==> flow/config.mk <==
export PLATFORM = sky130hd
export DESIGN_NAME = ram_single_port
export DESIGN_NICKNAME = ram_single_port
export VERILOG_FILES = /design/flow/design.v
export SDC_FILE = /design/flow/constraint.sdc
export NUM_CORES = 4
export LEC_CHECK = 0
export ABC_AREA = 0
export CAP_MARGIN = 25
export CELL_PAD_IN_SITES_GLOBAL_PLACEMENT = 0
export CORE_ASPECT_RATIO = 0.88
export CORE_MARGIN = 2
export CORE_UTILIZATION = 65
export CTS_CLUSTER_DIAMETER = 380
export MAX_ROUTING_LAYER = met4
export MIN_ROUTING_LAYER = met1
export SETUP_SLACK_MARGIN = 0.77
export SLEW_MARGIN = 10
==> flow/constraint.sdc <==
create_clock -name core_clock -period 9.99 [get_ports {clk}]
set_input_delay 1.9980 -clock core_clock [delete_from_list [all_inputs] [get_ports {clk}]]
set_output_delay 1.9980 -clock core_clock [all_outputs]
set_load 0.01 [all_outputs]
==> flow/run.sh <==
#!/bin/bash
# the make line also repeats each setting of config.mk as NAME=value (left out here)
make -C /OpenROAD-flow-scripts/flow DESIGN_CONFIG=/design/flow/config.mk WORK_HOME=/design/flow/orfs CLKGATE_MAP_FILE= finish
==> flow/design.v <==
`timescale 1ns/1ps
module ram_single_port(
    input clk,
    input write_en,
    input reset,
    input [6:0] addr,
    input [7:0] data_in,
    output reg [7:0] data_out    
);
integer i;
reg [7:0] memory [63:0];
reg [7:0] temp;
reg [7:0] op_buff;
always@(posedge clk) 
begin
    if (reset == 1'b1)
    begin
        for (i=0;i<64;i=i+1) 
            memory[i] <= 8'h00;
        temp<=8'h00;
    end
    else
    begin
        if (write_en == 1)
        begin
            temp <= data_in;
            memory[addr[5:0]] <= data_in;
        end
        else
        begin
            temp <= memory[addr[5:0]];
            data_out <= memory[addr[5:0]];
        end
    end  
end
endmodule
==> results of run 1 <==
==> metal layers <==
| layer | up-vias | GRT usage, % |
|---|---|---|
| met2 | 849 | 53.2 |
| met1 | 7727 | 48.6 |
| met4 | 0 | 12.5 |
| met5 | - | - |
| met3 | 143 | 8.22 |
| li1 | 6681 | - |
==> final cells by class <==
| type | count | area, µm² | share of cell area [%] |
|---|---|---|---|
| clock inverter | 27 | 115 | 0.440 |
| inverter | 5 | 18.8 | 0.0717 |
| tap | 476 | 596 | 2.28 |
| sequential | 520 | 15600 | 59.7 |
| multi-input combinational | 1153 | 8050 | 30.8 |
| timing repair buffer | 50 | 387 | 1.48 |
| clock buffer | 65 | 1370 | 5.24 |
| antenna | 2 | 5.00 | 0.0191 |
==> flow_summary.json, run 1 <==
{
  "outcome": "timing/DRC/antenna clean",
  "synth_xor_xnor_area_share_pct": 0,
  "hpwl_um": 39400,
  "wl_met1_um": 26800,
  "fin_skew_ps": 17.6,
  "fin_crit_ps": 5420,
  "worst-path-max-fanout": 57,
  "critical_path.startpoint": "addr[2]",
  "whs_path_depth": 3,
  "crit_buf_inv": 3,
  "finalNetCount": 1799,
  "highest_layer": "met4",
  "cp.arrival_ps": 5690,
  "die_area_um2": 39000,
  "fin_ws_ps": 4570,
  "layout.cells.non_filler": 2298,
  "crit_chain": "buf_4 -> buf_4 -> clkinv_1 -> nor3b_1 -> nand2_1 -> nor2_1 -> or2_2",
  "grt_pass1_wl_um": 96200,
  "place_congestion": 0.918,
  "synthToLayoutAreaGrowth_pct": 7.57,
  "firstDrtPassIters": 6,
  "cts_setup_buffers": 0,
  "finalSetupTns_ps": 0,
  "worstPathRequired_ps": 10270,
  "worstReg2RegStart": "memory[44][6]",
  "slew_headroom_pct": 26.1,
  "post_cts_resize_count": 0,
  "rsz0062_at_grt": "false",
  "cts_tree": "yes",
  "cts_made_buffers": 51,
  "die_h_um": 185,
  "clock-sinks": 520,
  "p_int_mw": 3.58,
  "slowest_delay_ps": 790,
  "setup.worst_path.end": "memory[38][5]",
  "min_to": "data_out[4]",
  "yosysWarnings": 1,
  "hold_start": "memory[29][4]",
  "synth_top_cell_by_count": "edfxtp_1",
  "crit_type": "input port to register",
  "synthMuxAreaShare_pct": 4.96,
  "setup_viol": 0,
  "grt_max_degree": 68,
  "cpMaxStageDelayCell": "nand2_1",
  "p_total_mw": 4.68,
  "synth_cell_types": 60,
  "syn_inst": 1831,
  "ys_area_um2": 24300,
  "synth_nets": 1849,
  "tightest_slew_ps": 1110,
  "track_usage_pct": 35.6,
  "endpoint_kind": "register",
  "fin_crit_sh_pct": 54.2,
  "synth-main-ff-cell": "edfxtp_1",
  "area_leaders": "edfxtp_1 64%, and2_1 13%, a221oi_1 2.0%",
  "hold_viol": 0,
  "hold_ws_ps": 827,
  "combinationalPowerShare_pct": 7.7,
  "hold_class": "register to register",
  "ios": 26,
  "drv_slew": 0,
  "async_reset_ff_share_pct": 0,
  "startpoint_type": "input port",
  "final_util_pct": 70.9,
  "warnings": 29,
  "clkPwrFrac_pct": 37.9,
  "edf_count": 520,
  "worst_path_dominant_cell_family": "simple AND/OR/NAND/NOR gates",
  "dp.cells": 2204,
  "crit_cells": 7,
  "place_area_um2": 24700,
  "rows": 66,
  "aoi_share_pct": 8.60,
  "clkLatencyLatePin_ps": 590,
  "antenna_found_initial": 2,
  "rrSetupSlack_ps": 7740,
  "drt_iter0_drc": 2266,
  "grt_pass1_vias": 14700,
  "postRouteAntennaNets": 0,
  "met3WireLength_um": 6980,
  "synthesis.area_um2": 24300,
  "n_fill_cell": 2567,
  "power.share.sequential_pct": 54.4,
  "max-vdd-ir-drop_mv": 0.187,
  "dp_slack_ps": 4110,
  "io_buffer_count": 24,
  "overflow": 0,
  "avgRoutedWirePerCell_um": 28.7,
  "power_leakage_nw": 9.05,
  "synthSimpleGateAreaFrac_pct": 19.5,
  "ys_ff": 520,
  "clk_pin_slew_ps": 60,
  "fp-utilization_pct": 65.9,
  "die_w_um": 210,
  "powerClk_mw": 1.77,
  "fmax_mhz": 185,
  "yosys_cells": 1831,
  "fin_area_um2": 26200,
  "drc": 0,
  "powerDensity_nw_per_um2": 179,
  "ys_sh_adder_pct": 0,
  "netlist.area_leader.share_pct": 64.2,
  "wl_met2_um": 29900,
  "top_cells_by_count": "520 x edfxtp_1, 516 x and2_1, 84 x clkbuf_1",
  "drt-total-wl_um": 66000,
  "cap_violations": 0,
  "vias": 15400,
  "r2r_end": "data_out[6]",
  "rr_worst_depth": 5,
  "top_logic_kind": "simple AND/OR/NAND/NOR gates",
  "viasPerCell": 6.70,
  "comb-power_uw": 360,
  "holdBufCountCts": 0,
  "crit_top_cell": "buf_4",
  "power.group.top": "sequential cells",
  "power_switching_mw": 1.10,
  "top_area_cell": "edfxtp_1",
  "synth_seq_share_pct": 64.2,
  "cts-root-buf": "clkbuf_16",
  "cts_max_path_buffers": 3,
  "swShare_pct": 23.5,
  "htreeDepth": 2,
  "syn_avg_cell_area_um2": 13.3,
  "pg_seq_mw": 2.55,
  "core_um2": 36900
}
==> run 2, diff against run 1 <==
ABC_AREA = unset   (was 0)
CAP_MARGIN = 20   (was 25)
CELL_PAD_IN_SITES_GLOBAL_PLACEMENT = unset   (was 0)
CORE_ASPECT_RATIO = unset   (was 0.88)
CORE_UTILIZATION = 72   (was 65)
CTS_CLUSTER_DIAMETER = 396   (was 380)
MAX_ROUTING_LAYER = unset   (was met4)
MIN_ROUTING_LAYER = unset   (was met1)
PLACE_DENSITY = 0.37   (was unset)
SETUP_SLACK_MARGIN = -0.2   (was 0.77)
SLEW_MARGIN = 20   (was 10)
clock period = 2.0 ns   (was 9.99 ns; I/O delays follow)
==> run 2 against run 1 <==
Sequential share of layout area decreased by 4.9 points. Utilization up 15 points. Register-to-register slack worse by 7900 ps. The layout now fails its checks (setup timing). Critical path depth up 1. First-iteration DRC count rose by 29%. Synthesized cell count stayed put.
==> flow_summary.json, run 2 <==
{
  "grt_use_met3_pct": 10.7,
  "fmax_mhz": 449,
  "async_reset_ff_share_pct": 0,
  "die_area_um2": 35300,
  "crit_buf_inv": 3,
  "clkLatencyLatePin_ps": 610,
  "cpMaxStageDelayCell": "a221oi_1",
  "postRouteAntennaNets": 0,
  "vias": 17300,
  "regArea_um2": 15600,
  "cp.arrival_ps": 2570,
  "track_usage_pct": 43.0,
  "worst_path_dominant_cell_family": "simple AND/OR/NAND/NOR gates",
  "tightest_slew_ps": 659,
  "cap_violations": 0,
  "min_to": "memory[2][3]",
  "final_util_pct": 85.5,
  "viasPerCell": 6.88,
  "slowest_delay_ps": 530,
  "edf_count": 520,
  "power_switching_mw": 5.67,
  "synth_xor_xnor_area_share_pct": 0,
  "worstPathRequired_ps": 2350,
  "setup.worst_path.end": "data_out[3]",
  "ys_sh_adder_pct": 0,
  "hold_start": "data_in[3]",
  "cts-root-buf": "clkbuf_16",
  "slew_headroom_pct": 56.0,
  "aoi_share_pct": 8.60,
  "rrSetupSlack_ps": -150,
  "synthSimpleGateAreaFrac_pct": 19.5,
  "r2r_end": "data_out[1]",
  "netlist.area_leader.share_pct": 64.2,
  "use_met1_pct": 56.3,
  "p_total_mw": 24.2,
  "max-vdd-ir-drop_mv": 1.13,
  "area_leaders": "edfxtp_1 64%, and2_1 13%, a221oi_1 2.0%",
  "yosysWarnings": 1,
  "firstDrtPassIters": 6,
  "grt_max_degree": 65,
  "combinationalPowerShare_pct": 9.2,
  "finalNetCount": 2049,
  "busiest_layer": "met2",
  "synthToLayoutAreaGrowth_pct": 17.3,
  "fin_skew_ps": 18.0,
  "grt_pass1_vias": 17100,
  "synth_cell_types": 60,
  "pg_seq_mw": 12.8,
  "rr_worst_depth": 5,
  "fin_ws_ps": -225,
  "setup_viol": 125,
  "drt_iter0_drc": 2925,
  "synth_seq_share_pct": 64.2,
  "dp_slack_ps": -833,
  "drv_slew": 0,
  "grt_pass1_wl_um": 109000,
  "synth-main-ff-cell": "edfxtp_1",
  "hold_viol": 0,
  "p_int_mw": 18.5,
  "crit_cells": 8,
  "clkPwrFrac_pct": 37.8,
  "die_h_um": 188,
  "fin_crit_sh_pct": 111,
  "comb-power_mw": 2.23,
  "powerDensity_nw_per_um2": 847,
  "synthesis.area_um2": 24300,
  "drt-total-wl_um": 73700,
  "synthMuxAreaShare_pct": 4.96,
  "top_logic_kind": "simple AND/OR/NAND/NOR gates",
  "ys_area_um2": 24300,
  "yosys_cells": 1831,
  "crit_top_cell": "buf_4",
  "holdBufCountCts": 0,
  "hold_class": "input port to register",
  "ys_ff": 520,
  "top_cells_by_count": "520 x edfxtp_1, 516 x and2_1, 84 x clkbuf_1",
  "overflow": 0,
  "warnings": 30,
  "n_fill_cell": 1676,
  "ios": 26,
  "fin_crit_ps": 2230,
  "whs_path_depth": 2,
  "so.violations": "setup timing",
  "diodes": 0,
  "clock-sinks": 520,
  "clk_pin_slew_ps": 60,
  "fp-utilization_pct": 72.9,
  "dp.cells": 2426,
  "cts_tree": "yes",
  "cts_made_buffers": 51,
  "power_leakage_nw": 10.4,
  "cts_max_path_buffers": 3,
  "htreeDepth": 2,
  "power.group.top": "sequential cells",
  "synth_top_cell_by_count": "edfxtp_1",
  "power.share.sequential_pct": 52.9,
  "final-comb-area_um2": 8190,
  "outcome": "complete, but fails checks",
  "crit_type": "input port to register",
  "avgRoutedWirePerCell_um": 29.3,
  "finalSetupTns_ps": -7740,
  "layout.cells.non_filler": 2519,
  "drc": 0,
  "core_um2": 33400,
  "syn_inst": 1831,
  "worst-path-max-fanout": 15,
  "place_congestion": 1.00,
  "crit_chain": "buf_4 -> and2_1 -> buf_4 -> buf_4 -> a221oi_1 -> or3_1 -> nand4_1 -> or4_1",
  "cts_setup_buffers": 0,
  "io_buffer_count": 24,
  "swShare_pct": 23.5,
  "hpwl_um": 49000,
  "powerClk_mw": 9.14,
  "endpoint_kind": "register",
  "antenna_found_initial": 0,
  "top_area_cell": "edfxtp_1",
  "worstReg2RegStart": "memory[63][1]",
  "synth_nets": 1849,
  "critical_path.startpoint": "addr[1]",
  "syn_avg_cell_area_um2": 13.3,
  "rows": 67,
  "startpoint_type": "input port",
  "die_w_um": 188,
  "grtUsageMet2_pct": 68.4
}
[run 2: repair_timing]
item,CTS,global route
endpoints found under the setup margin,1,4
gates resized,1,5
hold endpoints to repair,0,0
[run 2: final cells by class]
class / instances / area share [%]
Multi-Input combinational cell: 1153 / 28.7
Sequential cell: 520 / 54.8
Timing Repair Buffer: 300 / 9.06
Clock inverter: 26 / 0.601
Tap cell: 448 / 1.97
Inverter: 5 / 0.0658
Clock buffer: 67 / 4.83
[run 2: metrics by stage]
step / hold slack [ps] / instance area, µm²
after floorplan: 686 / 24400
after global placement: 831 / 26900
after detailed placement: 851 / 26900
after CTS: 281 / 28500
after global routing: 312 / 28500
final: 296 / 28500
[run 2: layer usage]
| metal | part of all wire (%) | up-vias |
|---|---|---|
| met4 | 6.2 | 0 |
| met1 | 34 | 8418 |
| li1 | - | 7186 |
| met2 | 47 | 1414 |
| met5 | 0 | - |
| met3 | 13 | 309 |
==> run 3, diff against run 2 <==
CAP_MARGIN = 15   (was 20)
CTS_CLUSTER_DIAMETER = 29   (was 396)
CTS_CLUSTER_SIZE = 35   (was unset)
PLACE_DENSITY = 0.38   (was 0.37)
SETUP_SLACK_MARGIN = -0.04   (was -0.2)
clock period = 2.02 ns   (was 2.0 ns; I/O delays follow)
==> run 3 against run 2 <==
Still fails the layout checks on setup timing. Total power increased by 28%. Area after synthesis unchanged. Sequential share of layout area decreased by 3.9 points. Via count increased by 10%. Die size unchanged. Routed wire length increased by 19%. Cell count increased by 3.0%. Register-to-register slack got worse by 70 ps. Hold slack improved by 110 ps. Clock-buffer cell count increased by 43. Critical path type unchanged.
==> flow_summary.json, run 3 <==
{
  "outcome": "complete, but fails checks",
  "so.violations": "setup timing",
  "power.share.sequential_pct": 41.3,
  "hold_viol": 0,
  "busiest_layer": "met2",
  "synthSimpleGateAreaFrac_pct": 19.5,
  "top_cells_by_count": "520 x edfxtp_1, 516 x and2_1, 84 x clkbuf_1",
  "use_met1_pct": 61.8,
  "overflow": 0,
  "top_logic_kind": "simple AND/OR/NAND/NOR gates",
  "synth_seq_share_pct": 64.2,
  "grt_pass1_wl_um": 124000,
  "slowest_delay_ps": 590,
  "setup.worst_path.end": "data_out[1]",
  "io_buffer_count": 24,
  "synthToLayoutAreaGrowth_pct": 26.2,
  "grt_max_degree": 65,
  "fin_crit_ps": 2350,
  "syn_inst": 1831,
  "cap_violations": 0,
  "drt_iter0_drc": 3493,
  "cts_max_path_buffers": 3,
  "whs_path_depth": 3,
  "fin_crit_sh_pct": 117,
  "synthesis.area_um2": 24300,
  "avgRoutedWirePerCell_um": 33.8,
  "htreeDepth": 3,
  "power_leakage_nw": 11.3,
  "crit_top_cell": "buf_4",
  "die_area_um2": 35300,
  "worstPathRequired_ps": 2370,
  "fp-utilization_pct": 72.9,
  "clkLatencyLatePin_ps": 620,
  "synth_nets": 1849,
  "n_fill_cell": 1055,
  "synth-main-ff-cell": "edfxtp_1",
  "endpoint_kind": "register",
  "viasPerCell": 7.35,
  "grtUsageMet2_pct": 75.5,
  "drc": 0,
  "hold_start": "data_in[1]",
  "core_um2": 33400,
  "powerDensity_nw_per_um2": 1000,
  "top_area_cell": "edfxtp_1",
  "rr_worst_depth": 5,
  "fin_ws_ps": -334,
  "syn_avg_cell_area_um2": 13.3,
  "worstReg2RegStart": "memory[61][1]",
  "crit_buf_inv": 4,
  "cts_tree": "yes",
  "startpoint_type": "input port",
  "setup_viol": 45,
  "synth_top_cell_by_count": "edfxtp_1",
  "cpMaxStageDelayCell": "or4_4",
  "rsz0062_at_grt": "true",
  "hpwl_um": 49500,
  "ys_ff": 520,
  "die_h_um": 188,
  "crit_type": "input port to register",
  "warnings": 33,
  "edf_count": 520,
  "power_switching_mw": 7.47,
  "power.group.top": "the clock network",
  "final_util_pct": 92.0,
  "fmax_mhz": 425,
  "track_usage_pct": 49.0,
  "crit_cells": 9,
  "layout.cells.non_filler": 2595,
  "crit_chain": "buf_6 -> buf_4 -> buf_12 -> buf_4 -> nand3b_1 -> a21oi_1 -> o21ai_0 -> nand4_1 -> or4_4",
  "grt_pass1_vias": 18900,
  "rows": 67,
  "yosys_cells": 1831,
  "combinationalPowerShare_pct": 8.0,
  "drt-total-wl_um": 87700,
  "worst_path_dominant_cell_family": "simple AND/OR/NAND/NOR gates",
  "rrSetupSlack_ps": -220,
  "grt_use_met3_pct": 15.9,
  "aoi_share_pct": 8.60,
  "area_leaders": "edfxtp_1 64%, and2_1 13%, a221oi_1 2.0%",
  "p_int_mw": 23.3,
  "cp.arrival_ps": 2700,
  "synth_cell_types": 60,
  "firstDrtPassIters": 8,
  "hold_class": "input port to register",
  "drv_slew": 0,
  "dp.cells": 2417,
  "finalNetCount": 2084,
  "max-vdd-ir-drop_mv": 1.07,
  "antenna_found_initial": 3,
  "yosysWarnings": 1,
  "slew_headroom_pct": 39.6,
  "die_w_um": 188,
  "cts-root-buf": "clkbuf_16",
  "fin_skew_ps": 16.0,
  "powerClk_mw": 15.6,
  "postRouteAntennaNets": 0,
  "ios": 26,
  "synth_xor_xnor_area_share_pct": 0,
  "r2r_end": "data_out[1]",
  "ys_area_um2": 24300,
  "ys_sh_adder_pct": 0,
  "swShare_pct": 24.2,
  "clock-sinks": 520,
  "place_congestion": 0.984,
  "worst-path-max-fanout": 18,
  "netlist.area_leader.share_pct": 64.2,
  "cts_made_buffers": 94,
  "clkPwrFrac_pct": 50.7,
  "tightest_slew_ps": 902,
  "vias": 19100,
  "synthMuxAreaShare_pct": 4.96,
  "min_to": "memory[5][1]",
  "async_reset_ff_share_pct": 0,
  "critical_path.startpoint": "addr[1]",
  "clk_pin_slew_ps": 50,
  "pg_seq_mw": 12.7,
  "comb-power_mw": 2.48
}
run 3: area by class of cell:
| type | instances | area [µm²] | area share, % |
|---|---|---|---|
| Multi-Input combinational cell | 1153 | 8740 | 28.5 |
| Tap cell | 448 | 561 | 1.83 |
| Clock inverter | 62 | 639 | 2.08 |
| Timing Repair Buffer | 292 | 2640 | 8.61 |
| Clock buffer | 110 | 2450 | 8.00 |
| Sequential cell | 520 | 15600 | 50.9 |
| Inverter | 5 | 23.8 | 0.0775 |
| Antenna cell | 5 | 12.5 | 0.0408 |
run 3: routing by layer:
| metal | part of all wire (%) | up-vias |
|---|---|---|
| met5 | 0.010 | - |
| li1 | - | 7313 |
| met3 | 16 | 653 |
| met4 | 8.4 | 2 |
| met1 | 31 | 9050 |
| met2 | 44 | 2067 |
run 3: what timing repair did:
item                       4_1_cts  5_1_grt
hold buffers                     0        0
resized                         18       39
gates cloned                     0        1
buffers inserted                 0        1
pin swaps                        2       12
setup endpoints to repair        8       24
run 3: stage by stage:
step	hold WS (ps)	power, mW	setup WS [ps]	instance area, µm²	setup TNS, ps
2_1_floorplan	686	13.9	-83.0	24900	-9130
3_3_place_gp	805	15.0	-945	27300	-356310
3_5_place_dp	826	15.0	-833	27300	-402130
4_1_cts	384	30.4	-197	30400	-650
5_1_grt	395	31.2	-303	30700	-2630
6_report	405	30.8	-334	30700	-2260
==> run 4, diff against run 3 <==
ABC_AREA = 1   (was unset)
CAP_MARGIN = 25   (was 15)
CELL_PAD_IN_SITES_GLOBAL_PLACEMENT = 2   (was unset)
CORE_UTILIZATION = 59   (was 72)
CTS_CLUSTER_DIAMETER = 279   (was 29)
CTS_CLUSTER_SIZE = 98   (was 35)
MAX_ROUTING_LAYER = met4   (was unset)
MIN_ROUTING_LAYER = met1   (was unset)
PLACE_DENSITY = 0.35   (was 0.38)
SETUP_SLACK_MARGIN = 0.77   (was -0.04)
SLEW_MARGIN = 10   (was 20)
clock period = 6.47 ns   (was 2.02 ns; I/O delays follow)
==> run 4 against run 3 <==
Area after synthesis up 1.2%. The flow now stops in global placement without I/O. Synthesized cell count grew 54%. Die size rose by 23%.
==> flow_summary.json, run 4 <==
{
  "outcome": "stopped before the end",
  "lastStage": "global placement without I/O",
  "stop_error": "[ERROR GPL-0301] Utilization 111.219 % exceeds 100%.",
  "syn_inst": 2814,
  "top_logic_kind": "simple AND/OR/NAND/NOR gates",
  "top_cells_by_count": "1,466 x nand2_1, 542 x nor2_1, 520 x edfxtp_1",
  "core_um2": 41000,
  "ys_area_um2": 24600,
  "synth_seq_share_pct": 63.4,
  "synth-main-ff-cell": "edfxtp_1",
  "synth_top_cell_by_count": "nand2_1",
  "synthMuxAreaShare_pct": 0,
  "synthSimpleGateAreaFrac_pct": 33.0,
  "ys_sh_adder_pct": 0,
  "die_w_um": 208,
  "netlist.area_leader.share_pct": 63.4,
  "synth_nets": 2832,
  "rows": 74,
  "ys_ff": 520,
  "aoi_share_pct": 0.295,
  "syn_avg_cell_area_um2": 8.75,
  "synth_xor_xnor_area_share_pct": 0,
  "yosysWarnings": 1,
  "die_area_um2": 43400,
  "die_h_um": 208,
  "synth_cell_types": 22,
  "fp-utilization_pct": 60.0,
  "yosys_cells": 2814,
  "edf_count": 520,
  "async_reset_ff_share_pct": 0,
  "area_leaders": "edfxtp_1 63%, nand2_1 22%, nor2_1 8.3%",
  "top_area_cell": "edfxtp_1",
  "synthesis.area_um2": 24600
}
==> run 5, diff against run 4 <==
ABC_AREA = unset   (was 1)
CAP_MARGIN = 35   (was 25)
CELL_PAD_IN_SITES_GLOBAL_PLACEMENT = unset   (was 2)
CORE_ASPECT_RATIO = 0.89   (was unset)
CORE_UTILIZATION = 72   (was 59)
CTS_CLUSTER_DIAMETER = 382   (was 279)
CTS_CLUSTER_SIZE = 18   (was 98)
MIN_ROUTING_LAYER = unset   (was met1)
SETUP_SLACK_MARGIN = 0.79   (was 0.77)
SLEW_MARGIN = 20   (was 10)
clock period = 2.71 ns   (was 6.47 ns; I/O delays follow)
==> run 5 against run 4 <==
The run now finishes clean. Area after synthesis is 1.2% lower. Die size is 19% lower. Synthesized cell count is 35% lower.
==> flow_summary.json, run 5 <==
{
  "outcome": "timing/DRC/antenna clean",
  "cap_violations": 0,
  "cp.arrival_ps": 2450,
  "setup_viol": 0,
  "fin_crit_ps": 2160,
  "endpoint_kind": "register",
  "syn_inst": 1831,
  "power.group.top": "sequential cells",
  "hold_start": "addr[1]",
  "dp_slack_ps": -194,
  "whs_path_depth": 4,
  "avgRoutedWirePerCell_um": 31.1,
  "place_congestion": 0.959,
  "syn_avg_cell_area_um2": 13.3,
  "cts-root-buf": "clkbuf_16",
  "rsz0062_at_grt": "true",
  "async_reset_ff_share_pct": 0,
  "synthesis.area_um2": 24300,
  "grt_pass1_wl_um": 106000,
  "fin_skew_ps": 20.6,
  "drc": 0,
  "grt_max_degree": 65,
  "fp-utilization_pct": 73.1,
  "core_um2": 33300,
  "postRouteAntennaNets": 0,
  "r2r_end": "data_out[3]",
  "comb-power_mw": 1.97,
  "synth_xor_xnor_area_share_pct": 0,
  "ios": 26,
  "vias": 17500,
  "yosysWarnings": 1,
  "rr_worst_depth": 5,
  "finalSetupTns_ps": 0,
  "aoi_share_pct": 8.60,
  "ys_ff": 520,
  "worstReg2RegStart": "memory[30][3]",
  "hold_class": "input port to register",
  "top_area_cell": "edfxtp_1",
  "rows": 63,
  "power.share.sequential_pct": 57.4,
  "clk_pin_slew_ps": 80,
  "warnings": 32,
  "cts_made_buffers": 34,
  "max-vdd-ir-drop_mv": 0.630,
  "tightest_slew_ps": 843,
  "pg_seq_mw": 9.42,
  "slowest_delay_ps": 510,
  "dp.cells": 2344,
  "firstDrtPassIters": 9,
  "min_to": "data_out[6]",
  "edf_count": 520,
  "startpoint_type": "register",
  "io_buffer_count": 24,
  "hold_viol": 0,
  "top_logic_kind": "simple AND/OR/NAND/NOR gates",
  "layout.cells.non_filler": 2455,
  "setup.worst_path.end": "data_out[3]",
  "power_switching_mw": 3.96,
  "crit_cells": 5,
  "antenna_found_initial": 4,
  "netlist.area_leader.share_pct": 64.2,
  "clkPwrFrac_pct": 30.6,
  "final_util_pct": 88.8,
  "yosys_cells": 1831,
  "drv_slew": 0,
  "drt-total-wl_um": 76300,
  "clock-sinks": 520,
  "overflow": 0,
  "fin_crit_sh_pct": 79.6,
  "ys_area_um2": 24300,
  "synth_seq_share_pct": 64.2,
  "rrSetupSlack_ps": 550,
  "fmax_mhz": 463,
  "crit_chain": "mux2_4 -> a221o_1 -> a22oi_2 -> o22ai_2 -> or4_1",
  "synth-main-ff-cell": "edfxtp_1",
  "fin_ws_ps": 552,
  "slew_headroom_pct": 43.8,
  "htreeDepth": 2,
  "drt_iter0_drc": 2778,
  "track_usage_pct": 43.5,
  "top_cells_by_count": "520 x edfxtp_1, 516 x and2_1, 84 x clkbuf_1",
  "die_w_um": 199,
  "cpMaxStageDelayCell": "or4_1",
  "cts_max_path_buffers": 3,
  "synth_cell_types": 60,
  "synthMuxAreaShare_pct": 4.96,
  "powerClk_mw": 5.02,
  "crit_type": "register to register",
  "powerDensity_nw_per_um2": 556,
  "worstPathRequired_ps": 3010,
  "die_h_um": 177,
  "critical_path.startpoint": "memory[30][3]",
  "combinationalPowerShare_pct": 12.0,
  "swShare_pct": 24.1,
  "synthToLayoutAreaGrowth_pct": 21.5,
  "finalNetCount": 2012,
  "synthSimpleGateAreaFrac_pct": 19.5,
  "synth_top_cell_by_count": "edfxtp_1",
  "viasPerCell": 7.14,
  "die_area_um2": 35300,
  "area_leaders": "edfxtp_1 64%, and2_1 13%, a221oi_1 2.0%",
  "cts_tree": "yes",
  "crit_buf_inv": 0,
  "clkLatencyLatePin_ps": 570,
  "power_leakage_nw": 10.4,
  "worst-path-max-fanout": 1,
  "worst_path_dominant_cell_family": "AND-OR/OR-AND gates",
  "p_int_mw": 12.5,
  "holdBufCountCts": 0,
  "ys_sh_adder_pct": 0,
  "grt_pass1_vias": 16500,
  "synth_nets": 1849,
  "hpwl_um": 45900
}
==> run 5: area by class of cell <==
type / count / area, µm²
Sequential cell: 520 / 15600
Multi-Input combinational cell: 1157 / 9560
Fill cell: 1458 / 3720
Timing Repair Buffer: 275 / 2790
Clock buffer: 37 / 926
Tap cell: 455 / 569
Inverter: 5 / 53.8
Timing Repair inverter: 1 / 16.3
Antenna cell: 4 / 10.0
Clock inverter: 1 / 3.75
==> run 5: stage by stage <==
step | instance area, µm² | hold slack, ps | total power [mW]
floorplan | 25500 | 686 | 10.5
global placement | 27000 | 756 | 11.1
detailed placement | 27000 | 772 | 11.2
CTS | 28700 | 535 | 16.1
finish | 29500 | 566 | 16.4
global route | 29500 | 588 | 16.6
==> run 5: metal layers <==
layer,vias to the layer above,share of wire (%),global-route usage (%)
li1,7121,-,-
met1,8497,34,57.4
met2,1576,46,66.0
met3,328,14,10.2
met4,0,5.9,17.8
met5,-,0,-
==> run 5: what timing repair did <==
action | 4_1_cts | 5_1_grt
setup buffers | 30 | 25
pin swaps | 28 | 33
gates cloned | 8 | 6
setup endpoints to repair | 761 | 235
resized | 98 | 97
==> run 6, diff against run 5 <==
ABC_AREA = 1   (was unset)
CAP_MARGIN = 20   (was 35)
CORE_ASPECT_RATIO = unset   (was 0.89)
CORE_UTILIZATION = 63   (was 72)
CTS_CLUSTER_DIAMETER = unset   (was 382)
CTS_CLUSTER_SIZE = 98   (was 18)
MAX_ROUTING_LAYER = unset   (was met4)
PLACE_DENSITY = unset   (was 0.35)
SETUP_SLACK_MARGIN = unset   (was 0.79)
TNS_END_PERCENT = 15   (was unset)
clock period = 3.23 ns   (was 2.71 ns; I/O delays follow)
==> run 6 against run 5 <==
Non-clock buffer count is 171 lower. Still clean on timing, DRC and antenna. Critical path depth is 1 higher. Hold slack better by 320 ps. Die size is 15% higher. Combinational power is 34% lower. Design area is 7.6% lower. Clock skew is 3.1 ps lower. Flip-flop count stayed put. Sequential share of layout area is 4.3 points higher. Clock power is about 20% higher. Synthesized cell count is 54% higher. Critical path type is now input port to register.
==> flow_summary.json, run 6 <==
{
  "async_reset_ff_share_pct": 0,
  "startpoint_type": "input port",
  "layout.cells.non_filler": 3367,
  "synthToLayoutAreaGrowth_pct": 10.9,
  "worstPathRequired_ps": 3490,
  "outcome": "timing/DRC/antenna clean",
  "pg_seq_mw": 7.86,
  "n_fill_cell": 2976,
  "clk_pin_slew_ps": 60,
  "cts_made_buffers": 52,
  "worstReg2RegStart": "memory[16][6]",
  "die_area_um2": 40700,
  "slew_headroom_pct": 28.6,
  "hpwl_um": 38000,
  "dp.cells": 3272,
  "comb-power_mw": 1.31,
  "crit_cells": 6,
  "hold_start": "data_in[5]",
  "fin_crit_sh_pct": 79.2,
  "crit_type": "input port to register",
  "powerDensity_nw_per_um2": 556,
  "post_cts_resize_count": 0,
  "swShare_pct": 23.2,
  "top_logic_kind": "simple AND/OR/NAND/NOR gates",
  "edf_count": 520,
  "crit_chain": "clkdlybuf4s50_1 -> inv_2 -> nand2_2 -> nor4_1 -> nand2_1 -> nand2_1",
  "holdBufCountCts": 0,
  "vias": 18300,
  "crit_top_cell": "nand2_1",
  "postRouteAntennaNets": 0,
  "crit_buf_inv": 2,
  "clkPwrFrac_pct": 39.6,
  "viasPerCell": 5.44,
  "regArea_um2": 15600,
  "hold_ws_ps": 890,
  "track_usage_pct": 31.3,
  "hold_class": "input port to register",
  "antenna_found_initial": 2,
  "grt_pass1_wl_um": 96700,
  "yosysWarnings": 1,
  "cap_violations": 0,
  "grt_pass1_vias": 17700,
  "p_int_mw": 11.7,
  "finalSetupTns_ps": 0,
  "netlist.area_leader.share_pct": 63.4,
  "syn_avg_cell_area_um2": 8.75,
  "fin_crit_ps": 2560,
  "top_cells_by_count": "1,466 x nand2_1, 542 x nor2_1, 520 x edfxtp_1",
  "tightest_slew_ps": 1070,
  "warnings": 29,
  "synth_top_cell_by_count": "nand2_1",
  "grt_max_degree": 91,
  "drv_slew": 0,
  "synthSimpleGateAreaFrac_pct": 33.0,
  "top_area_cell": "edfxtp_1",
  "ios": 26,
  "yosys_cells": 2814,
  "rows": 72,
  "synthMuxAreaShare_pct": 0,
  "cts_max_path_buffers": 3,
  "p_total_mw": 15.2,
  "ys_ff": 520,
  "power.share.sequential_pct": 51.8,
  "synth_seq_share_pct": 63.4,
  "syn_inst": 2814,
  "worst-path-max-fanout": 10,
  "whs_path_depth": 3,
  "power.group.top": "sequential cells",
  "place_congestion": 0.901,
  "max-vdd-ir-drop_mv": 0.418,
  "drt_iter0_drc": 1695,
  "synthesis.area_um2": 24600,
  "worst_path_dominant_cell_family": "simple AND/OR/NAND/NOR gates",
  "clkLatencyLatePin_ps": 600,
  "final-comb-area_um2": 8200,
  "finalNetCount": 2826,
  "io_buffer_count": 24,
  "synth_cell_types": 22,
  "aoi_share_pct": 0.295,
  "ys_sh_adder_pct": 0,
  "overflow": 0,
  "cts-root-buf": "clkbuf_16",
  "r2r_end": "data_out[6]",
  "combinationalPowerShare_pct": 8.6,
  "dp_slack_ps": 85.6,
  "rrSetupSlack_ps": 1500,
  "fp-utilization_pct": 63.7,
  "powerClk_mw": 6.02,
  "cpMaxStageDelayCell": "nor4_1",
  "rsz0062_at_grt": "false",
  "die_w_um": 202,
  "setup.worst_path.end": "memory[18][1]",
  "fin_ws_ps": 672,
  "cp.arrival_ps": 2820,
  "drc": 0,
  "htreeDepth": 2,
  "power_switching_mw": 3.53,
  "fmax_mhz": 391,
  "area_leaders": "edfxtp_1 63%, nand2_1 22%, nor2_1 8.3%",
  "core_um2": 38600,
  "fin_area_um2": 27300,
  "synth-main-ff-cell": "edfxtp_1",
  "cts_setup_buffers": 0,
  "rr_worst_depth": 7,
  "synth_nets": 2832,
  "ys_area_um2": 24600,
  "critical_path.startpoint": "reset",
  "endpoint_kind": "register",
  "setup_viol": 0,
  "min_to": "memory[3][5]",
  "firstDrtPassIters": 6,
  "place_area_um2": 25600,
  "final_util_pct": 70.6,
  "synth_xor_xnor_area_share_pct": 0,
  "fin_skew_ps": 17.6,
  "power_leakage_nw": 12.1,
  "drt-total-wl_um": 61800,
  "hold_viol": 0,
  "cts_tree": "yes",
  "clock-sinks": 520,
  "die_h_um": 202,
  "avgRoutedWirePerCell_um": 18.4,
  "slowest_delay_ps": 560
}
## run 6: layout make-up
type / instances / area share [%]
inverter: 31 / 0.449
sequential: 520 / 57.2
clock inverter: 29 / 1.16
multi-input combinational: 2099 / 30.0
tap: 518 / 2.37
timing repair buffer: 104 / 3.75
antenna: 1 / 0.00917
clock buffer: 65 / 5.02
## run 6: layer usage
metal  global-route usage (%)  part of all wire [%]  vias to the layer above
li1                         -                     -                     8886
met1                     42.6                    40                     8519
met2                     50.7                    47                      768
met3                     4.97                   8.8                      157
met4                     13.1                   3.9                        2
met5                        0                 0.021                        -
==> run 7, diff against run 6 <==
CORE_ASPECT_RATIO = 0.77   (was unset)
CORE_UTILIZATION = 47   (was 63)
CTS_CLUSTER_SIZE = 53   (was 98)
GPL_ROUTABILITY_DRIVEN = 0   (was unset)
GPL_TIMING_DRIVEN = 0   (was unset)
clock period = 5.0 ns   (was 3.23 ns; I/O delays follow)
==> run 7 against run 6 <==
Critical endpoint is now memory[59][5]. Sequential power down 35%. Cell count up 7.2%. Still clean. Setup slack better by 770 ps. First-iteration DRC count up 48%. Routed wire length up 29%. Register-to-register slack better by 1600 ps. Clock skew about the same.
==> flow_summary.json, run 7 <==
{
  "outcome": "timing/DRC/antenna clean",
  "rsz0062_at_grt": "false",
  "yosysWarnings": 1,
  "hpwl_um": 56600,
  "die_area_um2": 54200,
  "power.share.sequential_pct": 50.0,
  "synth_cell_types": 22,
  "cap_violations": 0,
  "edf_count": 520,
  "endpoint_kind": "register",
  "hold_start": "memory[8][4]",
  "cts_tree": "yes",
  "ys_area_um2": 24600,
  "overflow": 0,
  "avgRoutedWirePerCell_um": 22.1,
  "drv_slew": 0,
  "whs_path_depth": 10,
  "holdBufCountCts": 0,
  "clk_pin_slew_ps": 60,
  "drt_iter0_drc": 2512,
  "die_w_um": 265,
  "p_int_mw": 7.64,
  "comb-power_uw": 937,
  "p_total_mw": 10.2,
  "clock-sinks": 520,
  "grt_pass1_wl_um": 117000,
  "fin_skew_ps": 17.8,
  "setup.worst_path.end": "memory[59][5]",
  "antenna_found_initial": 0,
  "slowest_delay_ps": 1020,
  "finalSetupTns_ps": 0,
  "synthesis.area_um2": 24600,
  "aoi_share_pct": 0.295,
  "io_buffer_count": 18,
  "powerDensity_nw_per_um2": 371,
  "track_usage_pct": 29.7,
  "synth_seq_share_pct": 63.4,
  "drc": 0,
  "rr_worst_depth": 10,
  "top_area_cell": "edfxtp_1",
  "grt_pass1_vias": 18400,
  "tightest_slew_ps": 1300,
  "warnings": 27,
  "final_util_pct": 53.1,
  "core_um2": 51700,
  "worst_path_dominant_cell_family": "buffers and inverters",
  "top_cells_by_count": "1,466 x nand2_1, 542 x nor2_1, 520 x edfxtp_1",
  "clkLatencyLatePin_ps": 610,
  "powerClk_mw": 4.16,
  "ys_ff": 520,
  "synth-main-ff-cell": "edfxtp_1",
  "setup_viol": 0,
  "cts_max_path_buffers": 3,
  "hold_viol": 0,
  "crit_buf_inv": 4,
  "finalNetCount": 2908,
  "rows": 73,
  "worst-path-max-fanout": 10,
  "cp.arrival_ps": 3770,
  "critical_path.startpoint": "reset",
  "crit_top_cell": "clkbuf_1",
  "postRouteAntennaNets": 0,
  "cts_setup_buffers": 0,
  "firstDrtPassIters": 5,
  "ys_sh_adder_pct": 0,
  "worstReg2RegStart": "memory[49][3]",
  "fin_ws_ps": 1440,
  "area_leaders": "edfxtp_1 63%, nand2_1 22%, nor2_1 8.3%",
  "viasPerCell": 5.46,
  "post_cts_resize_count": 0,
  "netlist.area_leader.share_pct": 63.4,
  "crit_chain": "clkdlybuf4s50_1 -> inv_1 -> clkbuf_1 -> clkbuf_1 -> nand2_1",
  "syn_inst": 2814,
  "yosys_cells": 2814,
  "vias": 19700,
  "r2r_end": "data_out[3]",
  "max-vdd-ir-drop_mv": 0.265,
  "top_logic_kind": "simple AND/OR/NAND/NOR gates",
  "hold_ws_ps": 931,
  "syn_avg_cell_area_um2": 8.75,
  "fin_crit_sh_pct": 71.2,
  "min_to": "data_out[4]",
  "synth_top_cell_by_count": "nand2_1",
  "fp-utilization_pct": 47.6,
  "synth_nets": 2832,
  "hold_class": "register to register",
  "die_h_um": 205,
  "dp_slack_ps": 767,
  "fmax_mhz": 281,
  "rrSetupSlack_ps": 3110,
  "synthSimpleGateAreaFrac_pct": 33.0,
  "cts-root-buf": "clkbuf_16",
  "power_switching_mw": 2.53,
  "cpMaxStageDelayCell": "clkbuf_1",
  "crit_type": "input port to register",
  "startpoint_type": "input port",
  "power_leakage_nw": 12.0,
  "async_reset_ff_share_pct": 0,
  "crit_cells": 5,
  "grt_max_degree": 15,
  "diodes": 0,
  "synth_xor_xnor_area_share_pct": 0,
  "slew_headroom_pct": 13.5,
  "cts_made_buffers": 54,
  "swShare_pct": 24.9,
  "drt-total-wl_um": 79700,
  "pg_seq_mw": 5.08,
  "combinationalPowerShare_pct": 9.2,
  "worstPathRequired_ps": 5210,
  "ios": 26,
  "htreeDepth": 2,
  "fin_crit_ps": 3560,
  "clkPwrFrac_pct": 40.8,
  "power.group.top": "sequential cells",
  "synthMuxAreaShare_pct": 0,
  "synthToLayoutAreaGrowth_pct": 11.6
}
[run 7: metrics by stage]
stage,area (µm²),instances
final,27500,3609
after detailed placement,25700,3509
after CTS,27500,3609
after global routing,27500,3609
after floorplan,24600,2814
after global placement,25600,3507
[run 7: cell type report]
cell class / count / area [µm²]
Buffer: 164 / 684
Clock buffer: 64 / 1410
Clock inverter: 36 / 378
Fill cell: 4848 / 24200
Inverter: 31 / 116
Multi-Input combinational cell: 2099 / 8210
Sequential cell: 520 / 15600
Tap cell: 675 / 845
Timing Repair Buffer: 20 / 203
[run 7: metal layers]
metal  track usage, %  vias up  wire length (µm)
li1                 -     9079                 -
met1             42.9     9387             33900
met2             44.4     1083             33900
met3             6.53      146              8990
met4             10.2        0              2910
met5                0        -                 0
==> run 8, diff against run 7 <==
ABC_AREA = unset   (was 1)
CAP_MARGIN = 35   (was 20)
CORE_ASPECT_RATIO = 0.89   (was 0.77)
CORE_UTILIZATION = 72   (was 47)
CTS_CLUSTER_DIAMETER = 382   (was unset)
CTS_CLUSTER_SIZE = 18   (was 53)
GPL_ROUTABILITY_DRIVEN = unset   (was 0)
GPL_TIMING_DRIVEN = unset   (was 0)
MAX_ROUTING_LAYER = met4   (was unset)
PLACE_DENSITY = 0.35   (was unset)
SETUP_SLACK_MARGIN = 1.16   (was unset)
TNS_END_PERCENT = 20   (was 15)
clock period = 4.0 ns   (was 5.0 ns; I/O delays follow)
==> run 8 against run 7 <==
Cell count decreased by 36%. Via count is 18% lower. Non-clock buffer count shrank 59. Clock power shrank 19%. Highest routed layer unchanged. Setup slack lost 460 ps. Utilization grew 26 points. Area after synthesis fell by 1.2%. Routed wire length down 16%. Sequential power is 25% higher. Hold slack got worse by 95 ps. Design area is 4.4% lower.
==> flow_summary.json, run 8 <==
{
  "async_reset_ff_share_pct": 0,
  "worstReg2RegStart": "memory[42][6]",
  "powerDensity_nw_per_um2": 406,
  "fp-utilization_pct": 73.1,
  "endpoint_kind": "register",
  "io_buffer_count": 24,
  "finalNetCount": 1857,
  "grt_pass1_vias": 15100,
  "antenna_found_initial": 2,
  "warnings": 31,
  "min_to": "data_out[2]",
  "crit_chain": "clkdlybuf4s50_1 -> buf_4 -> or3_1 -> a211oi_1 -> nor4_1 -> o2111a_1 -> o2111ai_1",
  "crit_buf_inv": 2,
  "finalSetupTns_ps": 0,
  "r2r_end": "data_out[6]",
  "power_switching_mw": 2.46,
  "worst-path-max-fanout": 14,
  "clock-sinks": 520,
  "synthSimpleGateAreaFrac_pct": 19.5,
  "whs_path_depth": 4,
  "place_congestion": 1.00,
  "hold_viol": 0,
  "crit_cells": 7,
  "crit_type": "input port to register",
  "top_area_cell": "edfxtp_1",
  "clkPwrFrac_pct": 31.5,
  "p_int_mw": 8.21,
  "drv_slew": 0,
  "syn_avg_cell_area_um2": 13.3,
  "area_leaders": "edfxtp_1 64%, and2_1 13%, a221oi_1 2.0%",
  "setup.worst_path.end": "data_out[4]",
  "hold_class": "register to register",
  "track_usage_pct": 39.9,
  "worst_path_dominant_cell_family": "buffers and inverters",
  "cts_max_path_buffers": 3,
  "tightest_slew_ps": 885,
  "p_total_mw": 10.7,
  "synthToLayoutAreaGrowth_pct": 8.00,
  "setup_viol": 0,
  "rows": 63,
  "cts_setup_buffers": 0,
  "cap_violations": 0,
  "aoi_share_pct": 8.60,
  "holdBufCountCts": 0,
  "slew_headroom_pct": 41.0,
  "synth_top_cell_by_count": "edfxtp_1",
  "die_w_um": 199,
  "swShare_pct": 23.1,
  "top_logic_kind": "simple AND/OR/NAND/NOR gates",
  "max-vdd-ir-drop_mv": 0.402,
  "synth-main-ff-cell": "edfxtp_1",
  "fin_crit_ps": 3010,
  "rsz0062_at_grt": "true",
  "grt_pass1_wl_um": 97100,
  "pg_seq_mw": 6.36,
  "yosys_cells": 1831,
  "cts-root-buf": "clkbuf_16",
  "cpMaxStageDelayCell": "clkdlybuf4s50_1",
  "powerClk_mw": 3.36,
  "netlist.area_leader.share_pct": 64.2,
  "worstPathRequired_ps": 4270,
  "clkLatencyLatePin_ps": 550,
  "slowest_delay_ps": 800,
  "startpoint_type": "input port",
  "overflow": 0,
  "htreeDepth": 2,
  "critical_path.startpoint": "addr[5]",
  "fin_crit_sh_pct": 75.4,
  "dp.cells": 2258,
  "power.share.sequential_pct": 59.6,
  "firstDrtPassIters": 6,
  "vias": 16100,
  "edf_count": 520,
  "drt_iter0_drc": 2680,
  "viasPerCell": 6.99,
  "clk_pin_slew_ps": 80,
  "postRouteAntennaNets": 0,
  "synthMuxAreaShare_pct": 4.96,
  "power_leakage_nw": 9.20,
  "comb-power_uw": 945,
  "power.group.top": "sequential cells",
  "fin_skew_ps": 23.1,
  "ys_sh_adder_pct": 0,
  "post_cts_resize_count": 8,
  "synth_xor_xnor_area_share_pct": 0,
  "fmax_mhz": 332,
  "hpwl_um": 43700,
  "hold_start": "memory[0][2]",
  "ios": 26,
  "ys_ff": 520,
  "die_area_um2": 35300,
  "drt-total-wl_um": 66600,
  "grt_max_degree": 66,
  "cp.arrival_ps": 3290,
  "yosysWarnings": 1,
  "drc": 0,
  "synthesis.area_um2": 24300,
  "ys_area_um2": 24300,
  "synth_cell_types": 60,
  "synth_seq_share_pct": 64.2,
  "cts_tree": "yes",
  "avgRoutedWirePerCell_um": 29.0,
  "layout.cells.non_filler": 2298,
  "combinationalPowerShare_pct": 8.9,
  "top_cells_by_count": "520 x edfxtp_1, 516 x and2_1, 84 x clkbuf_1",
  "rr_worst_depth": 5,
  "outcome": "timing/DRC/antenna clean",
  "rrSetupSlack_ps": 1760,
  "die_h_um": 177,
  "cts_made_buffers": 34,
  "syn_inst": 1831,
  "core_um2": 33300,
  "synth_nets": 1849
}
run 8: metrics by stage:
stage | utilization [%] | area [µm²] | setup slack (ps) | hold WS, ps
6_report | 79.0 | 26300 | 986 | 836
5_1_grt | 79.0 | 26300 | 987 | 871
4_1_cts | 78.8 | 26200 | 986 | 815
3_5_place_dp | 76.0 | 25300 | 332 | 807
3_3_place_gp | 75.9 | 25200 | 359 | 791
2_1_floorplan | - | 24300 | 1290 | 686
run 8: area by class of cell:
type                            instances  area (µm²)
Antenna cell                            2        5.00
Clock buffer                           37         926
Clock inverter                          1        3.75
Fill cell                            2004        7000
Inverter                                5        18.8
Multi-Input combinational cell       1153        8110
Sequential cell                       520       15600
Tap cell                              455         569
Timing Repair Buffer                  125        1020
run 8: routing by layer:
layer / global-route usage (%) / routed length [µm] / vias to the layer above
met3: 7.96 / 9210 / 175
li1: - / - / 6766
met4: 14.1 / 2630 / 0
met5: - / 0 / -
met1: 56.0 / 24400 / 7885
met2: 59.0 / 30300 / 1241
==> run 9, diff against run 8 <==
ABC_AREA = 1   (was unset)
CAP_MARGIN = 20   (was 35)
CELL_PAD_IN_SITES_GLOBAL_PLACEMENT = 1   (was unset)
CORE_ASPECT_RATIO = 0.5   (was 0.89)
CORE_MARGIN = 7   (was 2)
CORE_UTILIZATION = 67   (was 72)
CTS_CLUSTER_DIAMETER = 246   (was 382)
CTS_CLUSTER_SIZE = 100   (was 18)
MAX_ROUTING_LAYER = unset   (was met4)
PLACE_DENSITY = 0.45   (was 0.35)
SETUP_SLACK_MARGIN = 0.97   (was 1.16)
TNS_END_PERCENT = unset   (was 20)
clock period = 5.0 ns   (was 4.0 ns; I/O delays follow)
==> run 9 against run 8 <==
Area after synthesis up 1.2%. Die size increased by 21%. Synthesized cell count up 54%. The run now fails in global placement without I/O.
==> flow_summary.json, run 9 <==
{
  "ys_area_um2": 24600,
  "top_cells_by_count": "1,466 x nand2_1, 542 x nor2_1, 520 x edfxtp_1",
  "top_area_cell": "edfxtp_1",
  "die_w_um": 285,
  "ys_ff": 520,
  "synth_top_cell_by_count": "nand2_1",
  "synthMuxAreaShare_pct": 0,
  "die_area_um2": 42600,
  "async_reset_ff_share_pct": 0,
  "area_leaders": "edfxtp_1 63%, nand2_1 22%, nor2_1 8.3%",
  "fp-utilization_pct": 68.3,
  "synth_xor_xnor_area_share_pct": 0,
  "core_um2": 36000,
  "yosysWarnings": 1,
  "netlist.area_leader.share_pct": 63.4,
  "outcome": "stopped before the end",
  "syn_inst": 2814,
  "synth_nets": 2832,
  "synthesis.area_um2": 24600,
  "synth_seq_share_pct": 63.4,
  "rows": 49,
  "lastStage": "global placement without I/O",
  "aoi_share_pct": 0.295,
  "top_logic_kind": "simple AND/OR/NAND/NOR gates",
  "yosys_cells": 2814,
  "die_h_um": 150,
  "edf_count": 520,
  "synth_cell_types": 22,
  "syn_avg_cell_area_um2": 8.75,
  "ys_sh_adder_pct": 0,
  "stop_error": "[ERROR GPL-0301] Utilization 100.800 % exceeds 100%.",
  "synth-main-ff-cell": "edfxtp_1",
  "synthSimpleGateAreaFrac_pct": 33.0
}
==> run 10, diff against run 9 <==
ABC_AREA = unset   (was 1)
CELL_PAD_IN_SITES_GLOBAL_PLACEMENT = unset   (was 1)
CORE_ASPECT_RATIO = unset   (was 0.5)
CORE_MARGIN = 2   (was 7)
CORE_UTILIZATION = 70   (was 67)
CTS_CLUSTER_DIAMETER = 26   (was 246)
CTS_CLUSTER_SIZE = unset   (was 100)
PLACE_DENSITY = unset   (was 0.45)
SETUP_SLACK_MARGIN = 0.45   (was 0.97)
clock period = 2.0 ns   (was 5.0 ns; I/O delays follow)
==> run 10 against run 9 <==
Now fails the layout checks on setup timing. Synthesized cell count down 35%. Area after synthesis down 1.2%. Die size decreased by 15%.
==> flow_summary.json, run 10 <==
{
  "outcome": "complete, but fails checks",
  "so.violations": "setup timing",
  "synthSimpleGateAreaFrac_pct": 19.5,
  "tightest_slew_ps": 1430,
  "crit_chain": "buf_16 -> buf_6 -> nor2b_4 -> buf_6 -> a221oi_1 -> nor2_1 -> a221oi_2 -> nand3_4",
  "crit_top_cell": "buf_6",
  "endpoint_kind": "register",
  "dp_slack_ps": -721,
  "power_leakage_nw": 11.9,
  "syn_inst": 1831,
  "core_um2": 34400,
  "hpwl_um": 48200,
  "power_switching_mw": 9.24,
  "postRouteAntennaNets": 0,
  "rr_worst_depth": 4,
  "synth_seq_share_pct": 64.2,
  "finalNetCount": 2116,
  "power.share.sequential_pct": 36.8,
  "drt-total-wl_um": 106000,
  "syn_avg_cell_area_um2": 13.3,
  "worstPathRequired_ps": 2400,
  "fp-utilization_pct": 70.8,
  "comb-power_mw": 2.88,
  "synthesis.area_um2": 24300,
  "yosysWarnings": 1,
  "htreeDepth": 3,
  "clk_pin_slew_ps": 50,
  "synth_top_cell_by_count": "edfxtp_1",
  "setup.worst_path.end": "data_out[5]",
  "pg_seq_mw": 12.9,
  "ys_ff": 520,
  "crit_cells": 8,
  "fin_area_um2": 32500,
  "combinationalPowerShare_pct": 8.2,
  "worst_path_dominant_cell_family": "AND-OR/OR-AND gates",
  "hold_class": "input port to register",
  "viasPerCell": 7.95,
  "synth_xor_xnor_area_share_pct": 0,
  "fmax_mhz": 361,
  "drt_iter0_drc": 4857,
  "crit_buf_inv": 3,
  "grt_pass1_vias": 19900,
  "synthMuxAreaShare_pct": 4.96,
  "fin_skew_ps": 23.3,
  "place_congestion": 0.992,
  "holdBufCountCts": 0,
  "max-vdd-ir-drop_mv": 1.05,
  "ys_sh_adder_pct": 0,
  "hold_start": "addr[1]",
  "synth_nets": 1849,
  "synth_cell_types": 60,
  "cts_made_buffers": 109,
  "startpoint_type": "input port",
  "crit_type": "input port to register",
  "r2r_end": "data_out[5]",
  "aoi_share_pct": 8.60,
  "warnings": 32,
  "rrSetupSlack_ps": -750,
  "top_cells_by_count": "520 x edfxtp_1, 516 x and2_1, 84 x clkbuf_1",
  "synth-main-ff-cell": "edfxtp_1",
  "top_area_cell": "edfxtp_1",
  "clock-sinks": 520,
  "cts_max_path_buffers": 3,
  "avgRoutedWirePerCell_um": 40.0,
  "p_int_mw": 25.9,
  "drc": 0,
  "ys_area_um2": 24300,
  "firstDrtPassIters": 14,
  "power.group.top": "the clock network",
  "worst-path-max-fanout": 26,
  "antenna_found_initial": 9,
  "io_buffer_count": 24,
  "rsz0062_at_grt": "true",
  "grt_max_degree": 65,
  "grt_pass1_wl_um": 134000,
  "synthToLayoutAreaGrowth_pct": 33.6,
  "setup_viol": 7,
  "hold_viol": 0,
  "slew_headroom_pct": 4.77,
  "cap_violations": 0,
  "yosys_cells": 1831,
  "ios": 26,
  "drv_slew": 0,
  "die_h_um": 190,
  "area_leaders": "edfxtp_1 64%, and2_1 13%, a221oi_1 2.0%",
  "worstReg2RegStart": "memory[53][5]",
  "min_to": "data_out[0]",
  "fin_crit_ps": 2770,
  "swShare_pct": 26.3,
  "whs_path_depth": 4,
  "edf_count": 520,
  "powerDensity_nw_per_um2": 1080,
  "rows": 68,
  "cts-root-buf": "clkbuf_16",
  "die_area_um2": 36200,
  "cpMaxStageDelayCell": "a221oi_1",
  "overflow": 0,
  "place_area_um2": 27600,
  "powerClk_mw": 19.4,
  "top_logic_kind": "simple AND/OR/NAND/NOR gates",
  "track_usage_pct": 52.2,
  "critical_path.startpoint": "addr[1]",
  "clkPwrFrac_pct": 55.0,
  "async_reset_ff_share_pct": 0,
  "slowest_delay_ps": 1170,
  "fin_crit_sh_pct": 139,
  "netlist.area_leader.share_pct": 64.2,
  "cts_tree": "yes",
  "vias": 21100,
  "clkLatencyLatePin_ps": 670,
  "fin_ws_ps": -772,
  "cp.arrival_ps": 3170,
  "n_fill_cell": 781,
  "die_w_um": 190
}
## run 10: area by class of cell
class | instances | area [µm²] | share of cell area [%]
clock buffers | 118 | 2760 | 8.50
repair buffers | 308 | 2970 | 9.15
well taps | 455 | 569 | 1.75
diodes | 5 | 12.5 | 0.0385
flip-flops and latches | 520 | 15600 | 48.1
inverters | 5 | 45.0 | 0.139
multi-input cells | 1154 | 9440 | 29.1
clock inverters | 85 | 1070 | 3.30
## run 10: per-stage QoR
step	setup TNS, ps	total power, mW	hold slack, ps	std cells	utilization [%]
after detailed placement	-371320	15.2	841	2420	80.4
after global routing	-2810	35.3	375	2648	94.5
after floorplan	-15800	14.2	686	1831	-
after global placement	-347860	15.2	819	2420	80.4
final	-3230	35.2	366	2650	94.5
after CTS	-420	34.0	364	2641	93.3
## run 10: layer usage
metal | up-vias | global-route usage, % | wire, µm
li1 | 7396 | - | -
met1 | 9776 | 63.2 | 30000
met2 | 2830 | 77.9 | 44100
met3 | 1050 | 19.9 | 19300
met4 | 18 | 36.0 | 12200
met5 | - | 0 | 420
## run 10: repair_timing
action | CTS | global route
gates cloned | 3 | 0
resized | 130 | 93
endpoints found under the setup margin | 1039 | 569
endpoints found under the hold margin | 0 | 0
buffers inserted | 15 | 4
pin swaps | 35 | 34
==> run 11, diff against run 10 <==
ABC_AREA = 0   (was unset)
CAP_MARGIN = 25   (was 20)
CELL_PAD_IN_SITES_GLOBAL_PLACEMENT = 0   (was unset)
CORE_ASPECT_RATIO = 0.93   (was unset)
CORE_UTILIZATION = 58   (was 70)
CTS_CLUSTER_DIAMETER = 119   (was 26)
MAX_ROUTING_LAYER = met4   (was unset)
MIN_ROUTING_LAYER = met1   (was unset)
PLACE_DENSITY_LB_ADDON = 0.21   (was unset)
SETUP_SLACK_MARGIN = 0.77   (was 0.45)
SLEW_MARGIN = 10   (was 20)
clock period = 9.04 ns   (was 2.0 ns; I/O delays follow)
==> run 11 against run 10 <==
Now clean on timing, DRC and antenna. Highest routed layer is now met4. Clock-buffer cell count down 55. Non-clock buffer count is 261 lower. First-iteration DRC count down 58%. Largest cell class unchanged. Largest power group is now sequential cells. Critical path type unchanged. Critical endpoint is now memory[27][5].
==> flow_summary.json, run 11 <==
{
  "place_congestion": 0.902,
  "cpMaxStageDelayCell": "nand2_1",
  "synthesis.area_um2": 24300,
  "fin_crit_ps": 4770,
  "powerClk_mw": 2.10,
  "rsz0062_at_grt": "false",
  "comb-power_uw": 393,
  "min_to": "data_out[4]",
  "post_cts_resize_count": 0,
  "drt-total-wl_um": 64800,
  "cts-root-buf": "clkbuf_16",
  "ys_sh_adder_pct": 0,
  "overflow": 0,
  "whs_path_depth": 3,
  "synth_xor_xnor_area_share_pct": 0,
  "track_usage_pct": 30.9,
  "ys_ff": 520,
  "postRouteAntennaNets": 0,
  "critical_path.startpoint": "addr[1]",
  "pg_seq_mw": 2.82,
  "cts_made_buffers": 52,
  "slew_headroom_pct": 24.2,
  "grt_pass1_vias": 14700,
  "endpoint_kind": "register",
  "top_area_cell": "edfxtp_1",
  "slowest_delay_ps": 670,
  "power.group.top": "sequential cells",
  "powerDensity_nw_per_um2": 201,
  "synth_cell_types": 60,
  "vias": 15400,
  "swShare_pct": 22.8,
  "crit_cells": 6,
  "die_h_um": 201,
  "syn_avg_cell_area_um2": 13.3,
  "worstPathRequired_ps": 9330,
  "holdBufCountCts": 0,
  "rr_worst_depth": 5,
  "synthSimpleGateAreaFrac_pct": 19.5,
  "top_cells_by_count": "520 x edfxtp_1, 516 x and2_1, 84 x clkbuf_1",
  "yosys_cells": 1831,
  "grt_pass1_wl_um": 95500,
  "regArea_um2": 15600,
  "synth_top_cell_by_count": "edfxtp_1",
  "die_w_um": 216,
  "aoi_share_pct": 8.60,
  "place_area_um2": 24800,
  "drt_iter0_drc": 2043,
  "tightest_slew_ps": 1130,
  "edf_count": 520,
  "grt_max_degree": 103,
  "layout.cells.non_filler": 2372,
  "top_logic_kind": "simple AND/OR/NAND/NOR gates",
  "finalSetupTns_ps": 0,
  "hold_start": "memory[58][4]",
  "worst_path_dominant_cell_family": "simple AND/OR/NAND/NOR gates",
  "final_util_pct": 63.7,
  "outcome": "timing/DRC/antenna clean",
  "fin_skew_ps": 19.6,
  "crit_chain": "buf_4 -> buf_12 -> and2_1 -> nand2_1 -> nor2_1 -> or2_2",
  "netlist.area_leader.share_pct": 64.2,
  "rrSetupSlack_ps": 6790,
  "n_fill_cell": 3039,
  "fin_crit_sh_pct": 52.8,
  "cap_violations": 0,
  "cts_max_path_buffers": 3,
  "clkLatencyLatePin_ps": 600,
  "finalNetCount": 1797,
  "synthToLayoutAreaGrowth_pct": 8.47,
  "fmax_mhz": 209,
  "power_switching_mw": 1.21,
  "hold_class": "register to register",
  "cp.arrival_ps": 5060,
  "ys_area_um2": 24300,
  "fin_area_um2": 26400,
  "antenna_found_initial": 2,
  "r2r_end": "data_out[7]",
  "core_um2": 41400,
  "synth_seq_share_pct": 64.2,
  "io_buffer_count": 24,
  "crit_type": "input port to register",
  "drc": 0,
  "setup_viol": 0,
  "synth_nets": 1849,
  "clk_pin_slew_ps": 60,
  "worstReg2RegStart": "memory[22][7]",
  "worst-path-max-fanout": 102,
  "syn_inst": 1831,
  "warnings": 30,
  "crit_buf_inv": 2,
  "htreeDepth": 2,
  "p_int_mw": 4.10,
  "synthMuxAreaShare_pct": 4.96,
  "rows": 72,
  "cts_setup_buffers": 0,
  "drv_slew": 0,
  "die_area_um2": 43600,
  "firstDrtPassIters": 6,
  "power.share.sequential_pct": 53.0,
  "max-vdd-ir-drop_mv": 0.159,
  "synth-main-ff-cell": "edfxtp_1",
  "dp.cells": 2280,
  "ios": 26,
  "clkPwrFrac_pct": 39.6,
  "fp-utilization_pct": 58.7,
  "hpwl_um": 38800,
  "yosysWarnings": 1,
  "startpoint_type": "input port",
  "clock-sinks": 520,
  "viasPerCell": 6.51,
  "cts_tree": "yes",
  "avgRoutedWirePerCell_um": 27.3,
  "setup.worst_path.end": "memory[27][5]",
  "combinationalPowerShare_pct": 7.4,
  "power_leakage_nw": 9.09,
  "async_reset_ff_share_pct": 0,
  "hold_viol": 0,
  "area_leaders": "edfxtp_1 64%, and2_1 13%, a221oi_1 2.0%",
  "final-comb-area_um2": 8050
}
[run 11: layout make-up]
class | count | area share (%)
Inverter | 5 | 0.0711
Clock inverter | 27 | 0.963
Multi-Input combinational cell | 1153 | 30.5
Sequential cell | 520 | 59.2
Timing Repair Buffer | 47 | 1.42
Antenna cell | 2 | 0.0190
Tap cell | 555 | 2.63
Clock buffer | 63 | 5.17
[run 11: metrics by stage]
step | setup slack (ps) | total power, mW | hold slack [ps]
after floorplan | 5320 | 3.09 | 686
after global placement | 3720 | 3.24 | 802
after detailed placement | 3660 | 3.25 | 802
after CTS | 4280 | 5.31 | 811
after global routing | 4070 | 5.43 | 848
final | 4270 | 5.31 | 810
[run 11: per-layer routing]
| layer | vias to the layer above | GRT usage (%) | share of wire, % |
|---|---|---|---|
| li1 | 6669 | - | - |
| met1 | 7673 | 43.6 | 39 |
| met2 | 967 | 45.7 | 46 |
| met3 | 121 | 6.55 | 12 |
| met4 | 0 | 9.27 | 2.9 |
| met5 | - | - | 0 |
==> run 12, diff against run 11 <==
CELL_PAD_IN_SITES_DETAIL_PLACEMENT = 2   (was unset)
CELL_PAD_IN_SITES_GLOBAL_PLACEMENT = 2   (was 0)
CORE_ASPECT_RATIO = unset   (was 0.93)
CORE_UTILIZATION = 41   (was 58)
CTS_CLUSTER_DIAMETER = 75   (was 119)
GPL_ROUTABILITY_DRIVEN = 0   (was unset)
MAX_ROUTING_LAYER = met5   (was met4)
clock period = 6.47 ns   (was 9.04 ns; I/O delays follow)
==> run 12 against run 11 <==
Still clean. Area after synthesis unchanged. Setup slack got worse by 2000 ps. Sequential share of layout area down 1.0 points. Hold slack improved by 44 ps. Flip-flop count unchanged. Global-route usage down 4.0 points. Register-to-register slack got worse by 2700 ps. Critical path depth up 2. Via count rose by 1.0%. Design area rose by 1.8%. Die size grew 41%. Synthesized cell count is the same. Largest cell class unchanged. Highest routed layer is now met5.
==> flow_summary.json, run 12 <==
{
  "fp-utilization_pct": 41.4,
  "rows": 89,
  "fin_crit_sh_pct": 65.5,
  "synth_top_cell_by_count": "edfxtp_1",
  "viasPerCell": 5.97,
  "crit_top_cell": "buf_4",
  "worst_path_dominant_cell_family": "simple AND/OR/NAND/NOR gates",
  "clkLatencyLatePin_ps": 630,
  "ys_sh_adder_pct": 0,
  "firstDrtPassIters": 6,
  "place_area_um2": 25100,
  "tightest_slew_ps": 1060,
  "yosysWarnings": 1,
  "finalSetupTns_ps": 0,
  "synthesis.area_um2": 24300,
  "postRouteAntennaNets": 0,
  "worst-path-max-fanout": 40,
  "fin_area_um2": 26900,
  "core_um2": 58800,
  "ys_area_um2": 24300,
  "top_area_cell": "edfxtp_1",
  "swShare_pct": 24.2,
  "synth_nets": 1849,
  "whs_path_depth": 3,
  "power_switching_mw": 1.86,
  "hpwl_um": 49400,
  "powerDensity_nw_per_um2": 286,
  "dp.cells": 2505,
  "synthMuxAreaShare_pct": 4.96,
  "power.share.sequential_pct": 51.3,
  "antenna_found_initial": 2,
  "hold_class": "register to register",
  "comb-power_uw": 594,
  "die_h_um": 248,
  "outcome": "timing/DRC/antenna clean",
  "clock-sinks": 520,
  "grt_max_degree": 77,
  "vias": 15600,
  "worstReg2RegStart": "memory[55][1]",
  "min_to": "data_out[4]",
  "synth_xor_xnor_area_share_pct": 0,
  "wl_met2_um": 39900,
  "overflow": 0,
  "layout.cells.non_filler": 2610,
  "drt-total-wl_um": 81200,
  "post_cts_resize_count": 0,
  "met3WireLength_um": 4250,
  "cp.arrival_ps": 4660,
  "highest_layer": "met5",
  "power_leakage_nw": 9.20,
  "crit_type": "input port to register",
  "die_area_um2": 61300,
  "ios": 26,
  "grt_pass1_vias": 16600,
  "clk_pin_slew_ps": 60,
  "syn_inst": 1831,
  "top_logic_kind": "simple AND/OR/NAND/NOR gates",
  "rrSetupSlack_ps": 4120,
  "avgRoutedWirePerCell_um": 31.1,
  "yosys_cells": 1831,
  "fmax_mhz": 236,
  "top_cells_by_count": "520 x edfxtp_1, 516 x and2_1, 84 x clkbuf_1",
  "p_int_mw": 5.83,
  "warnings": 27,
  "cts_setup_buffers": 0,
  "track_usage_pct": 26.9,
  "cap_violations": 0,
  "slowest_delay_ps": 770,
  "startpoint_type": "input port",
  "cts-root-buf": "clkbuf_16",
  "crit_chain": "buf_4 -> buf_4 -> nor2b_1 -> buf_4 -> a221oi_1 -> nor4_1 -> a311oi_1 -> nand4_1",
  "p_total_mw": 7.69,
  "max-vdd-ir-drop_mv": 0.202,
  "rr_worst_depth": 5,
  "setup.worst_path.end": "data_out[7]",
  "powerClk_mw": 3.15,
  "fin_skew_ps": 20.2,
  "power.group.top": "sequential cells",
  "slew_headroom_pct": 28.9,
  "crit_buf_inv": 3,
  "synth_cell_types": 60,
  "wl_met1_um": 34400,
  "die_w_um": 248,
  "setup_viol": 0,
  "synth-main-ff-cell": "edfxtp_1",
  "ys_ff": 520,
  "edf_count": 520,
  "syn_avg_cell_area_um2": 13.3,
  "synth_seq_share_pct": 64.2,
  "cpMaxStageDelayCell": "nor4_1",
  "htreeDepth": 2,
  "combinationalPowerShare_pct": 7.7,
  "crit_cells": 8,
  "netlist.area_leader.share_pct": 64.2,
  "worstPathRequired_ps": 6900,
  "cts_tree": "yes",
  "hold_start": "memory[29][4]",
  "drt_iter0_drc": 1256,
  "rsz0062_at_grt": "false",
  "cts_max_path_buffers": 3,
  "aoi_share_pct": 8.60,
  "fin_crit_ps": 4240,
  "drv_slew": 0,
  "synthSimpleGateAreaFrac_pct": 19.5,
  "r2r_end": "data_out[1]",
  "clkPwrFrac_pct": 40.9,
  "finalNetCount": 1810,
  "grt_pass1_wl_um": 118000,
  "endpoint_kind": "register",
  "synthToLayoutAreaGrowth_pct": 10.4,
  "cts_made_buffers": 58,
  "hold_viol": 0,
  "async_reset_ff_share_pct": 0,
  "pg_seq_mw": 3.95,
  "io_buffer_count": 24,
  "drc": 0,
  "critical_path.startpoint": "addr[2]",
  "area_leaders": "edfxtp_1 64%, and2_1 13%, a221oi_1 2.0%",
  "holdBufCountCts": 0
}
## run 12: cell type report
class	count	area [µm²]
antenna	1	2.50
timing repair buffer	54	444
multi-input combinational	1153	8060
clock buffer	75	1540
clock inverter	29	208
inverter	5	18.8
sequential	520	15600
tap	773	967
fill	5678	31900
## run 12: layer usage
layer | vias to the layer above | GRT usage, %
met3 | 137 | 4.43
met1 | 8254 | 35.6
met2 | 472 | 45.1
met4 | 2 | 9.02
li1 | 6722 | -
met5 | - | 0
## run 12: stage by stage
step	hold WS (ps)	setup WS [ps]	util, %
2_1_floorplan	686	3260	-
3_3_place_gp	808	1830	42.7
3_5_place_dp	819	1730	42.7
4_1_cts	845	2380	45.7
5_1_grt	890	2220	45.7
6_report	854	2230	45.7
Power and IR drop assume default switching activity.
